==> job 2294 <==
// color_centroid
module color_centroid
  (
    input         clk,
    input         rst,           
    input  [2:0]  rgbfilter,     
    input         new_frame_i,   
    output [14:0] orig_addr,
    input  [11:0] orig_pxl,
    output        proc_we,
    output [14:0] proc_addr,
    output [11:0] proc_pxl,
    output [7:0]  centroid,
    output        new_centroid,
    output [2:0]  proximity
  );
make LEC_CHECK=0 CAP_MARGIN=20 CORE_MARGIN=2 CORE_UTILIZATION=72 CTS_CLUSTER_DIAMETER=358 CTS_CLUSTER_SIZE=83 SETUP_SLACK_MARGIN=0.82 SLEW_MARGIN=20 finish   # period 2.79 ns
run.sh (not shown) runs the stock make flow with config.mk's settings and CLKGATE_MAP_FILE=.
==> job 969 (differences from job 2294) <==
- CAP_MARGIN: 20 -> 0
- CORE_UTILIZATION: 72 -> 40
- CTS_CLUSTER_DIAMETER: 358 -> default
- CTS_CLUSTER_SIZE: 83 -> default
- MAX_ROUTING_LAYER: default -> met4
- SETUP_SLACK_MARGIN: 0.82 -> default
==> flow/constraint.sdc (replaced) <==
create_clock -name core_clock -period 10.0 [get_ports {clk}]
set_input_delay 2.0000 -clock core_clock [delete_from_list [all_inputs] [get_ports {clk}]]
set_output_delay 2.0000 -clock core_clock [all_outputs]
set_load 0.01 [all_outputs]
==> job 6788 (differences from job 2294) <==
- CTS_CLUSTER_DIAMETER: 358 -> 64
- CTS_CLUSTER_SIZE: 83 -> 10
- SLEW_MARGIN: 20 -> 40
==> comparison <==
In synthesized area, job 969 and job 6788 do not differ. Die size: job 969 is larger than job 2294 (about 80%). Job 6788 never finished: it broke off in clock tree synthesis. Job 2294 died in global routing, error DPL-0038. Job 969 completed with no timing, DRC or antenna violations. Synthesized cell count is the same in job 6788 and job 969.

---

==> inputs of willow <==
color_centroid again, from the RTL that the note above started with.
make LEC_CHECK=0 ABC_AREA=0 CAP_MARGIN=20 CORE_ASPECT_RATIO=1.04 CORE_MARGIN=2 CORE_UTILIZATION=72 CTS_CLUSTER_SIZE=35 HOLD_SLACK_MARGIN=0.3 MIN_ROUTING_LAYER=met1 PLACE_DENSITY=0.76 SETUP_SLACK_MARGIN=-0.29 SLEW_MARGIN=40 finish   # period 2.95 ns
==> xenon: changes against willow <==
ABC_AREA = 1   (was 0)
CORE_ASPECT_RATIO = unset   (was 1.04)
CTS_CLUSTER_DIAMETER = 358   (was unset)
CTS_CLUSTER_SIZE = 10   (was 35)
HOLD_SLACK_MARGIN = unset   (was 0.3)
MIN_ROUTING_LAYER = unset   (was met1)
PLACE_DENSITY = unset   (was 0.76)
SETUP_SLACK_MARGIN = 0.82   (was -0.29)
SLEW_MARGIN = 20   (was 40)
==> flow/constraint.sdc (replaced) <==
create_clock -name core_clock -period 2.79 [get_ports {clk}]
set_input_delay 0.5580 -clock core_clock [delete_from_list [all_inputs] [get_ports {clk}]]
set_output_delay 0.5580 -clock core_clock [all_outputs]
set_load 0.01 [all_outputs]
==> results <==
| quantity | willow | xenon |
|---|---|---|
| Post-CTS Setup Repair Bufs | 6 | 118 |
| Most frequent cell after synthesis | sky130_fd_sc_hd__dfrtp_1 | sky130_fd_sc_hd__nand2_1 |
| Area share of fa/ha/maj cells after synthesis | 0.0952 | 0.0913 |
| Number of placed instances, taps included | 2733 | 3311 |
| Xor/xnor share | 0.0457 | 0.0180 |
| Area share of the largest cell type after synthesis | 0.469 | 0.450 |
| TritonCTS Buffers | 41 | 45 |
| Count of different cell masters after synthesis | 93 | 60 |
| Post-cts repair resize count | 24 | 551 |
| Multiplexer share of the synthesized area | 0.0485 | 0.000914 |
| Die area | 30600 µm² | 31800 µm² |
| Dpl hpwl | 38.1 mm | 45.3 mm |
| Area of the core | 28600 µm² | 29800 µm² |
| Yosys-reported design area after synthesis | 21000 µm² | 21900 µm² |
| Mean instance size in the synthesized netlist | 9.75 µm² | 7.96 µm² |
| Init Core Util | 0.734 | 0.735 |
| Gp weighted congestion | 0.971 | 0.979 |
| Chip Height | 178 µm | 178 µm |
| Synthesized instance count | 2155 | 2750 |
| Post-Place Cell Area | 23500 µm² | 24600 µm² |
| Complex Gates by Area | 0.128 | 0.118 |
| Run status | failed layout checks | did not finish |
| Last stage reached | - | global routing |
| Violated checks | setup timing | - |
| Sequential cell area fraction in the yosys report | 0.470 | 0.451 |
| Cell Area, Synth | 21000 µm² | 21900 µm² |
